## nickel
Design booth, start of the top module:
module booth(
    input clk,
    input load,
    input reset,
    input [31:0] M,  
    input [31:0] Q,  
    output reg [63:0] P,  
    output done           
    );
    reg signed [63:0] A;                
    reg signed [31:0] Q_temp;            
    reg signed [31:0] M_temp;            
    reg [4:0] Count;                       
    reg Q_minus_one;                     
    always @(posedge clk)
    begin
        if (reset == 1) 
        begin
            A = 64'b0;
            Q_minus_one = 0;
            P = 64'b0;
            Q_temp = 32'b0;
            M_temp = 32'b0;
            Count = 5'd16;
        end
        else if (load == 1)
        begin
            Q_temp = Q;
            M_temp = M;
            A = 64'b0;    
            Q_minus_one = 0;  
            Count = 5'd16;    
        end
        else if (Count > 5'd0)
        begin
            case ({Q_temp[1:0], Q_minus_one})
                3'b000, 3'b111:   
                    begin
                    end
                3'b001, 3'b010:   
                    begin
                        A = A + {{32{M_temp[31]}}, M_temp};
                    end
                3'b011:   
                    begin
                        A = A + ({{32{M_temp[31]}}, M_temp} << 1); 
                    end
                3'b100:   
  ...
Size: about 2,100 cells after synthesis, ~0.015 mm² of cells after synthesis.
==> flow/config.mk <==
export PLATFORM = sky130hd
export DESIGN_NAME = booth
export DESIGN_NICKNAME = booth
export VERILOG_FILES = /design/flow/design.v
export SDC_FILE = /design/flow/constraint.sdc
export NUM_CORES = 4
export LEC_CHECK = 0
export ABC_AREA = 0
export CAP_MARGIN = 10
export CELL_PAD_IN_SITES_DETAIL_PLACEMENT = 2
export CORE_MARGIN = 4
export CORE_UTILIZATION = 40
export CTS_CLUSTER_DIAMETER = 129
export GPL_ROUTABILITY_DRIVEN = 0
export GPL_TIMING_DRIVEN = 0
export HOLD_SLACK_MARGIN = 0.27
export MIN_ROUTING_LAYER = met1
export PLACE_DENSITY_LB_ADDON = 0.29
export SETUP_SLACK_MARGIN = 0.7
export SLEW_MARGIN = 20
==> flow/constraint.sdc <==
create_clock -name core_clock -period 5.93 [get_ports {clk}]
set_input_delay 1.1860 -clock core_clock [delete_from_list [all_inputs] [get_ports {clk}]]
set_output_delay 1.1860 -clock core_clock [all_outputs]
set_load 0.01 [all_outputs]
run.sh (not shown) runs the stock make flow with config.mk's settings and CLKGATE_MAP_FILE=.
What ended nickel was a tool error in clock tree synthesis (4_1_cts); the run never finished.
--- input diff nickel..zinc ---
==> flow/config.mk <==
export PLATFORM = sky130hd
export DESIGN_NAME = booth
export DESIGN_NICKNAME = booth
export VERILOG_FILES = /design/flow/design.v
export SDC_FILE = /design/flow/constraint.sdc
export NUM_CORES = 4
export LEC_CHECK = 0
export CAP_MARGIN = 20
export CORE_ASPECT_RATIO = 0.7
export CORE_MARGIN = 9
export CORE_UTILIZATION = 40
export GPL_ROUTABILITY_DRIVEN = 0
export MAX_ROUTING_LAYER = met4
export SETUP_SLACK_MARGIN = 0.11
export SLEW_MARGIN = 20
==> flow/constraint.sdc <==
create_clock -name core_clock -period 10.0 [get_ports {clk}]
set_input_delay 2.0000 -clock core_clock [delete_from_list [all_inputs] [get_ports {clk}]]
set_output_delay 2.0000 -clock core_clock [all_outputs]
set_load 0.01 [all_outputs]
Findings:
zinc: full flow OK, the timing, design-rule and antenna checks passed. Diff nickel -> zinc: chip area +0.0043 mm², worst-case setup slack after placement +6.12 ns, share of the core filled by cells before placement +0.23 points, vertical die dimension -11%.
Setup changes, zinc to amber
diff --git a/flow/config.mk b/flow/config.mk
--- a/flow/config.mk
+++ b/flow/config.mk
@@ -8 +8,2 @@
-export CAP_MARGIN = 20
+export CAP_MARGIN = 15
+export CELL_PAD_IN_SITES_GLOBAL_PLACEMENT = 3
@@ -11,0 +13,2 @@
+export CTS_CLUSTER_DIAMETER = 136
+export CTS_CLUSTER_SIZE = 77
@@ -12,0 +16 @@
+export HOLD_SLACK_MARGIN = -0.01
@@ -13,0 +18,2 @@
+export MIN_ROUTING_LAYER = met2
+export PLACE_DENSITY_LB_ADDON = 0.08
## What came out
The log for amber ends in global routing (5_1_grt) with error GRT-0116, so the run never completed. Delta (amber minus zinc): number of core rows has remained practically unchanged; worst setup slack after placement shows a reduction of 0.18 ns; instance area after placement now sits at about the same level. Re fraction of synthesized cell area in xor and xnor cells: no difference whatsoever between amber and zinc. For maximum count of clock buffers along a single path, zinc and amber come out practically identical. Gate count of the mapped netlist: amber vs zinc identical.
Input-level comparison between raven and amber:
==> flow/config.mk <==
export PLATFORM = sky130hd
export DESIGN_NAME = booth
export DESIGN_NICKNAME = booth
export VERILOG_FILES = /design/flow/design.v
export SDC_FILE = /design/flow/constraint.sdc
export NUM_CORES = 4
export LEC_CHECK = 0
export CAP_MARGIN = 20
export CORE_MARGIN = 2
export CORE_UTILIZATION = 40
export SLEW_MARGIN = 20
==> flow/constraint.sdc <==
create_clock -name core_clock -period 6.53 [get_ports {clk}]
set_input_delay 1.3060 -clock core_clock [delete_from_list [all_inputs] [get_ports {clk}]]
set_output_delay 1.3060 -clock core_clock [all_outputs]
set_load 0.01 [all_outputs]
Results
The final layout from raven, which completed every stage, passed the timing, design-rule and antenna checks at the end of the flow. On worst setup timing slack at the placement stage: raven sits below amber. Relative to amber, cell count after placement has increased by 27 in raven. Share of synthesized registers carrying an async set or reset: amber vs raven identical. Diff amber..raven | register bit count reported by yosys | unchanged. On adder-cell share of the synthesized area, amber tracks raven almost exactly. In the tables for amber and raven, area of the die reads higher with amber.
Relative to raven, the following input files were edited for cedar:
diff --git a/flow/config.mk b/flow/config.mk
--- a/flow/config.mk
+++ b/flow/config.mk
@@ -10 +10 @@
-export CORE_UTILIZATION = 40
+export CORE_UTILIZATION = 24
==> comparison <==
Any difference in clock-pin slew of the registers on the worst-case setup and hold paths between raven and cedar is small enough to ignore. Total wire length (cedar vs. raven) increases by a few percent. cedar against raven: area growth from synthesis to final layout grew by 3.3 points; count of clock-buffer cells in the layout went down; number of ordinary and repair buffers in the finished layout went up about 3.4%. Logic depth of the worst setup path including buffers in cedar is 1 below raven. The run with more setup slack is cedar; raven has less.

* * *

## east
Starting RTL as in the previous note.
==> flow/config.mk <==
export PLATFORM = sky130hd
export DESIGN_NAME = booth
export DESIGN_NICKNAME = booth
export VERILOG_FILES = /design/flow/design.v
export SDC_FILE = /design/flow/constraint.sdc
export NUM_CORES = 4
export LEC_CHECK = 0
export ABC_AREA = 0
export CAP_MARGIN = 10
export CELL_PAD_IN_SITES_DETAIL_PLACEMENT = 2
export CORE_MARGIN = 4
export CORE_UTILIZATION = 40
export CTS_CLUSTER_DIAMETER = 129
export GPL_ROUTABILITY_DRIVEN = 0
export GPL_TIMING_DRIVEN = 1
export HOLD_SLACK_MARGIN = 0.27
export MAX_ROUTING_LAYER = met4
export MIN_ROUTING_LAYER = met2
export PLACE_DENSITY_LB_ADDON = 0.29
export SETUP_SLACK_MARGIN = 0.7
export SLEW_MARGIN = 20
==> flow/constraint.sdc <==
create_clock -name core_clock -period 5.93 [get_ports {clk}]
set_input_delay 1.1860 -clock core_clock [delete_from_list [all_inputs] [get_ports {clk}]]
set_output_delay 1.1860 -clock core_clock [all_outputs]
set_load 0.01 [all_outputs]
The log for east ends in 5_1_grt with error GRT-0116, so the run never completed.
> inputs changed (east -> north)
- GPL_ROUTABILITY_DRIVEN no longer set, was 0
- MIN_ROUTING_LAYER no longer set, was met2
- SETUP_SLACK_MARGIN no longer set, was 0.7
- MAX_ROUTING_LAYER no longer set, was met4
- CAP_MARGIN now 20, was 10
- PLACE_DENSITY_LB_ADDON no longer set, was 0.29
- ABC_AREA no longer set, was 0
- CORE_MARGIN now 2, was 4
- HOLD_SLACK_MARGIN no longer set, was 0.27
- TNS_END_PERCENT now 5, previously not set
- CTS_CLUSTER_DIAMETER now 393, was 129
- CTS_CLUSTER_SIZE now 98, previously not set
- GPL_TIMING_DRIVEN no longer set, was 1
- CELL_PAD_IN_SITES_DETAIL_PLACEMENT no longer set, was 2
- the clock period (ns, I/O delays scaled along) now 10.0, was 5.93
- No stage failed in north, and the final checks on the layout all came back clean.
- From north to east, cell count in the Yosys report did not move at all.
- Between north and east, the difference in mean instance size in the synthesized netlist is negligible.
- Detailed placer's ending HPWL, north vs east: down by more than a quarter
- Side by side, cell count after placement turned out lower in north than in east.
- On die extent in x, the lower figure sits with north, not east.
- Total core area came out exactly the same in north and east.
- As far as number of instances in the synthesized netlist goes, north and east are indistinguishable; the numbers are identical.
- north: post-cts gate resize count is 287 lower than what east reported.
- Comparing north with east, the post-synthesis instance area came out essentially unchanged.
- north -> east: fraction of synthesized cell area in xor and xnor cells delta 0, exact match
- [north] die area fell 1600 um^2 relative to east

* * *

The RTL this note starts from:
==> flow/design.v <==
`timescale 1ns / 1ps
module booth(
    input clk,
    input load,
    input reset,
    input [31:0] M,  
    input [31:0] Q,  
    output reg [63:0] P,  
    output done           
    );
    reg signed [63:0] A;                
    reg signed [31:0] Q_temp;            
    reg signed [31:0] M_temp;            
    reg [4:0] Count;                       
    reg Q_minus_one;                     
    always @(posedge clk)
    begin
        if (reset == 1) 
        begin
            A = 64'b0;
            Q_minus_one = 0;
            P = 64'b0;
            Q_temp = 32'b0;
            M_temp = 32'b0;
            Count = 5'd16;
        end
        else if (load == 1)
        begin
            Q_temp = Q;
            M_temp = M;
            A = 64'b0;    
            Q_minus_one = 0;  
            Count = 5'd16;    
        end
        else if (Count > 5'd0)
        begin
            case ({Q_temp[1:0], Q_minus_one})
                3'b000, 3'b111:   
                    begin
                    end
                3'b001, 3'b010:   
                    begin
                        A = A + {{32{M_temp[31]}}, M_temp};
                    end
                3'b011:   
                    begin
                        A = A + ({{32{M_temp[31]}}, M_temp} << 1); 
                    end
                3'b100:   
                    begin
                        A = A - ({{32{M_temp[31]}}, M_temp} << 1); 
                    end
                3'b101, 3'b110:   
                    begin
                        A = A - {{32{M_temp[31]}}, M_temp}; 
                    end
            endcase
            Q_minus_one = Q_temp[1];
            Q_temp = {A[1:0], Q_temp[31:2]};   
            A = {A[63], A[63:2]};   
            Count = Count - 1'b1;
        end
        else
        begin
            Count = 5'b0;
        end
        P = {A[31:0], Q_temp};
    end
    assign done = (Count == 5'd0);
endmodule
clock: 7.9 ns
lec_check: 0
abc_area: 0
cap_margin: 5
core_margin: 2
core_utilization: 30
cts_cluster_diameter: 249
cts_cluster_size: 98
min_routing_layer: met1
place_density: 0.36
setup_slack_margin: 0.08
slew_margin: 20
tns_end_percent: 100
The starting point finished clean.
Next try:
- ABC_AREA: 0 -> 1
- CELL_PAD_IN_SITES_DETAIL_PLACEMENT: default -> 0
- CORE_MARGIN: 2 -> 4
- CORE_UTILIZATION: 30 -> 65
- CTS_CLUSTER_DIAMETER: 249 -> 178
- CTS_CLUSTER_SIZE: 98 -> 55
- GPL_TIMING_DRIVEN: default -> 0
- PLACE_DENSITY: 0.36 -> 0.56
- SETUP_SLACK_MARGIN: 0.08 -> 0.88
- TNS_END_PERCENT: 100 -> 75
Non-clock buffer count is higher by 93.
Power is lower by 2.4%.
Register-to-register slack improved by 2.1 ns.
Via count is higher by 62%.
Final cell count is higher by 56%.
Next try:
- CELL_PAD_IN_SITES_DETAIL_PLACEMENT: 0 -> default
- CORE_MARGIN: 4 -> 2
- CORE_UTILIZATION: 65 -> 40
- CTS_CLUSTER_DIAMETER: 178 -> 249
- CTS_CLUSTER_SIZE: 55 -> 98
- GPL_TIMING_DRIVEN: 0 -> default
- PLACE_DENSITY: 0.56 -> 0.36
- SETUP_SLACK_MARGIN: 0.88 -> 0.08
- TNS_END_PERCENT: 75 -> 30
After rerunning: The changed run produced a clean layout. Final cell count climbs by 2.8%. Worst setup slack gets worse by 0.71 ns. Sequential share of layout area grows by 0.15 points. First-iteration DRC count shrinks by 51%. Clock-buffer cell count is lower by 1. Via count decreases by 8.0%. Routed wire length rose by 11%. Cell area decreases by 1.2%.
Power is estimated from default activity; no workload was simulated.
